Design pokey_advanced, start of the top module:
module pokey_advanced (
    input clk,               
    input enable_179mhz,     
    input reset_n,           
    input [3:0] addr,        
    input [7:0] din,         
    input we,                
    output reg audio_pwm     
);
    reg [7:0] audf [0:3];  
    reg [7:0] audc [0:3];  
    reg [7:0] audctl;      
    reg [3:0]  poly4;
    reg [4:0]  poly5;
    reg [16:0] poly17; 
    reg [15:0] counter [0:3]; 
    reg [3:0]  chan_out;    
    reg [4:0] count_64k;    
    reg [6:0] count_15k;    
    reg tick_64khz;
    reg tick_15khz;
    always @(posedge clk) begin
        tick_64khz <= 0;
        tick_15khz <= 0;
        if (!reset_n) begin
            count_64k <= 0;
            count_15k <= 0;
        end else if (enable_179mhz) begin
            if (count_64k == 27) begin  
                count_64k <= 0;
                tick_64khz <= 1;
            end else begin
                count_64k <= count_64k + 1;
            end
            if (count_15k == 113) begin  
                count_15k <= 0;
                tick_15khz <= 1;
            end else begin
                count_15k <= count_15k + 1;
            end
        end
    end
    always @(posedge clk) begin
        if (!reset_n) begin
            audctl <= 0;
            audc[0]<=0; audc[1]<=0; audc[2]<=0; audc[3]<=0;
            audf[0]<=0; audf[1]<=0; audf[2]<=0; audf[3]<=0;
        end else if (we) begin
            case (addr)
                0: audf[0] <= din;
                1: audc[0] <= din;
  ...
For scale: ~980 cells after synthesis, about 170 flip-flops, about 8500 um^2 of cells after synthesis.
export LEC_CHECK = 0
export CAP_MARGIN = 25
export CORE_MARGIN = 10
export CORE_UTILIZATION = 40
export CTS_CLUSTER_SIZE = 61
export GPL_ROUTABILITY_DRIVEN = 1
export HOLD_SLACK_MARGIN = 0.11
export MAX_ROUTING_LAYER = met5
export MIN_ROUTING_LAYER = met2
export PLACE_DENSITY_LB_ADDON = 0.13
export SETUP_SLACK_MARGIN = 0.72
export SLEW_MARGIN = 10
export TNS_END_PERCENT = 5
create_clock -name core_clock -period 3.09 [get_ports {clk}]
run.sh (not shown) runs the stock make flow with config.mk's settings and CLKGATE_MAP_FILE=.
The starting point reached the layout checks and failed them: DRC, setup timing.
Change:
- CAP_MARGIN: 25 -> 20
- CORE_ASPECT_RATIO: not set -> 0.5
- CORE_MARGIN: 10 -> 2
- CTS_CLUSTER_SIZE: 61 -> not set
- GPL_ROUTABILITY_DRIVEN: 1 -> not set
- HOLD_SLACK_MARGIN: 0.11 -> not set
- MAX_ROUTING_LAYER: met5 -> not set
- MIN_ROUTING_LAYER: met2 -> not set
- PLACE_DENSITY: not set -> 0.91
- PLACE_DENSITY_LB_ADDON: 0.13 -> not set
- SETUP_SLACK_MARGIN: 0.72 -> not set
- SLEW_MARGIN: 10 -> 20
- TNS_END_PERCENT: 5 -> not set
- clock period: 3.09 -> 6.0 ns (I/O delays scaled with it)
After rerunning: This time the run went through all stages and came out clean. Count of clock-buffer cells in the layout grows by 1. Power shrinks by 50%. Global-route usage came out lower by 4.2 points. First-iteration DRC count came out lower by 44%.
Change:
- CORE_ASPECT_RATIO: 0.5 -> not set
- CORE_UTILIZATION: 40 -> 66
- PLACE_DENSITY: 0.91 -> not set
- clock period: 6.0 -> 3.95 ns (I/O delays scaled with it)
With this change the flow reached the layout checks and failed them: setup timing.
Combinational power increases by 53%.
Routed wire length stays flat.
Clock skew barely changes.
Cell area increases by 1.8%.
Power increases by 55%.
Cell count decreases by 6.3%.
Change:
- ABC_AREA: not set -> 1
- CORE_UTILIZATION: 66 -> 69
- PLACE_DENSITY: not set -> 0.39
- clock period: 3.95 -> 2.89 ns (I/O delays scaled with it)
The changed run ran to the end with violations: setup timing.
Flip-flop count stays the same.
Clock power rose by 34%.
Maximum frequency went up by 23%.
Utilization increases by 5.2 points.
Power climbs by 46%.
Global-route usage goes up by 2.3 points.
Routed wire length goes up by 8.9%.
Worst hold slack is worse by 0.030 ns.

* * *

Setup of exp/garnet:
The RTL this note starts from:
==> flow/design.v <==
module pokey_advanced (
    input clk,               
    input enable_179mhz,     
    input reset_n,           
    input [3:0] addr,        
    input [7:0] din,         
    input we,                
    output reg audio_pwm     
);
    reg [7:0] audf [0:3];  
    reg [7:0] audc [0:3];  
    reg [7:0] audctl;      
    reg [3:0]  poly4;
    reg [4:0]  poly5;
    reg [16:0] poly17; 
    reg [15:0] counter [0:3]; 
    reg [3:0]  chan_out;    
    reg [4:0] count_64k;    
    reg [6:0] count_15k;    
    reg tick_64khz;
    reg tick_15khz;
    always @(posedge clk) begin
        tick_64khz <= 0;
        tick_15khz <= 0;
        if (!reset_n) begin
            count_64k <= 0;
            count_15k <= 0;
        end else if (enable_179mhz) begin
            if (count_64k == 27) begin  
                count_64k <= 0;
                tick_64khz <= 1;
            end else begin
                count_64k <= count_64k + 1;
            end
            if (count_15k == 113) begin  
                count_15k <= 0;
                tick_15khz <= 1;
            end else begin
                count_15k <= count_15k + 1;
            end
        end
    end
    always @(posedge clk) begin
        if (!reset_n) begin
            audctl <= 0;
            audc[0]<=0; audc[1]<=0; audc[2]<=0; audc[3]<=0;
            audf[0]<=0; audf[1]<=0; audf[2]<=0; audf[3]<=0;
        end else if (we) begin
            case (addr)
                0: audf[0] <= din;
                1: audc[0] <= din;
                2: audf[1] <= din;
                3: audc[1] <= din;
                4: audf[2] <= din;
                5: audc[2] <= din;
                6: audf[3] <= din;
                7: audc[3] <= din;
                8: audctl <= din;
            endcase
        end
    end
    wire p4_next = !(poly4[3] ^ poly4[2]);
    wire p5_next = !(poly5[4] ^ poly5[2]);
    wire p17_next = !(poly17[16] ^ poly17[4]);
    always @(posedge clk) begin
        if (!reset_n) begin
            poly4 <= 4'b1011;
            poly5 <= 5'b10101;
            poly17 <= 17'b10101010101010101;
        end else if (enable_179mhz) begin
            poly4 <= {poly4[2:0], p4_next};
            poly5 <= {poly5[3:0], p5_next};
            poly17 <= {poly17[15:0], p17_next};
        end
    end
    wire link_12 = audctl[4];
    wire link_34 = audctl[3];
    wire use_15khz = audctl[0];  
    integer i;
    reg channel_tick;  
    always @(posedge clk) begin
        if (!reset_n) begin
            counter[0] <= 0; counter[1] <= 0; counter[2] <= 0; counter[3] <= 0;
            chan_out <= 0;
        end else
        for (i=0; i<4; i=i+1) begin
            channel_tick = (use_15khz) ? tick_15khz : tick_64khz;
            if (i == 0 && audctl[6]) channel_tick = enable_179mhz;
            if (i == 2 && audctl[5]) channel_tick = enable_179mhz;
            if (channel_tick) begin
                if (!((i==1 && link_12) || (i==3 && link_34))) begin
                    if (counter[i] == 0) begin
                        if (i==0 && link_12) 
                            counter[i] <= {audf[1], audf[0]}; 
                        else if (i==2 && link_34) 
                            counter[i] <= {audf[3], audf[2]}; 
                        else 
                            counter[i] <= audf[i];
                        case (audc[i][7:5])
                            3'b000: chan_out[i] <= poly17[16] && poly5[4];  
                            3'b001: chan_out[i] <= poly5[4];                
                            3'b010: chan_out[i] <= poly17[16] && poly5[4]; 
                            3'b011: chan_out[i] <= poly5[4];               
                            3'b100: chan_out[i] <= poly17[16];              
                            3'b101: chan_out[i] <= ~chan_out[i];            
                            3'b110: chan_out[i] <= poly17[16];             
                            3'b111: chan_out[i] <= ~chan_out[i];            
                        endcase
                    end else begin
                        counter[i] <= counter[i] - 1;
                    end
                end
            end
        end
    end
    reg [5:0] mixed_audio; 
    integer k;
    always @(*) begin
        mixed_audio = 0;
        for (k=0; k<4; k=k+1) begin
            if (chan_out[k]) begin
                mixed_audio = mixed_audio + audc[k][3:0];
            end
        end
    end
    reg [5:0] pwm_counter;
    always @(posedge clk) begin
        if (!reset_n) begin
            pwm_counter <= 0;
            audio_pwm <= 0;
        end else begin
            pwm_counter <= pwm_counter + 1;
            audio_pwm <= (pwm_counter < mixed_audio);
        end
    end
endmodule
clock: 2.9 ns
lec_check: 0
abc_area: 1
cap_margin: 20
core_margin: 2
core_utilization: 72
cts_cluster_size: 10
place_density: 0.42
setup_slack_margin: 0.27
slew_margin: 20
Although exp/garnet finished all stages, its layout failed final checks on negative setup slack.
Setup changes, exp/garnet to exp/raven
Settings: putting PLACE_DENSITY_LB_ADDON at 0.19 where nothing was set; clearing CTS_CLUSTER_SIZE, which used to be 10; clearing SETUP_SLACK_MARGIN, which used to be 0.27; clearing PLACE_DENSITY, which used to be 0.42; swapping 2.9 for 3.62 in the clock period (ns, I/O delays scaled along).
Notes after the runs:
The flow for exp/raven finished, though final verification flagged negative setup slack.
Between exp/garnet and exp/raven, the via count is higher for exp/raven.
Delta(utilization, exp/raven - exp/garnet) < 0
Compared with exp/garnet, exp/raven shows a higher global-route wire length before repair.
Global-route usage: exp/raven > exp/garnet

* * *

Setup of v15:
RTL: the design.v shown in full above, as it stands there.
Settings: LEC_CHECK=0, CAP_MARGIN=5, CELL_PAD_IN_SITES_GLOBAL_PLACEMENT=3, CORE_ASPECT_RATIO=1.08, CORE_MARGIN=5, CORE_UTILIZATION=40, GPL_TIMING_DRIVEN=0, HOLD_SLACK_MARGIN=0.29, PLACE_DENSITY_LB_ADDON=0.17, SETUP_SLACK_MARGIN=-0.14, SLEW_MARGIN=25; clock period 7.83 ns.
Setup changes, v15 to v3
- CORE_UTILIZATION now 65, was 40
- PLACE_DENSITY_LB_ADDON no longer set, was 0.17
- CELL_PAD_IN_SITES_GLOBAL_PLACEMENT no longer set, was 3
- GPL_TIMING_DRIVEN no longer set, was 0
- CORE_MARGIN now 2, was 5
- CAP_MARGIN now 20, was 5
- SLEW_MARGIN now 20, was 25
- CORE_ASPECT_RATIO no longer set, was 1.08
- SETUP_SLACK_MARGIN no longer set, was -0.14
- HOLD_SLACK_MARGIN no longer set, was 0.29
- the clock period (ns, I/O delays scaled along) now 3.62, was 7.83
Findings:
- Re worst path setup slack after routing: v3 is 3.27 ns down on v15.
- Compared with v15, v3 shows a utilization of the core after routing that is 30 points higher.
- Area share of buffers outside the clock network: v3 and v15 compared, lower one is v15
- Diff v15 -> v3 | total wire length | decrease of 3400 um
- Summary of v15 and v3: one run falls short of a clean finish, namely v3.
- The layout from v3, despite a flow that completed every stage, fails the layout checks, with the failing checks listed as setup timing.
Input-level comparison between v12 and v3:
- CORE_UTILIZATION changed from 65 to 72
- ABC_AREA newly set to 1
- PLACE_DENSITY newly set to 0.42
- the clock period (ns, I/O delays scaled along) changed from 3.62 to 2.97
Every stage of v12 finished as expected; the final checks, on the other hand, flagged setup timing, which means the layout fails. v3 finished all stages; however, its layout fails the closing checks, the failures being setup timing. After detailed routing, v3 needs less wire than v12. Delay contributed by the slowest stage of the critical path, v3 and v12, higher one = v12. Taking v3 as the reference, in v12 area fraction in and, or, nand and nor cells after synthesis climbed 9.1 points; wire length of the first global-routing pass saw an increase; number of logic gates went up.
Edits applied to the flow inputs when going from v12 to v11:
- setting CTS_CLUSTER_DIAMETER to 352 for the first time
- removing PLACE_DENSITY (formerly 0.42)
- setting CTS_CLUSTER_SIZE to 95 for the first time
- removing ABC_AREA (formerly 1)
- changing the clock period (ns, I/O delays scaled along) from 2.97 to 3.33
Results
v11 finished every stage; the final checks, however, were not passed, the failures being setup timing.
Compared with v12, in v11 number of clock buffers in the layout rose by 2; die height fell by about 2.6%; final worst-path setup slack fell by 0.52 ns.
Power figures rest on the tool's default switching activity, not on a simulated workload.
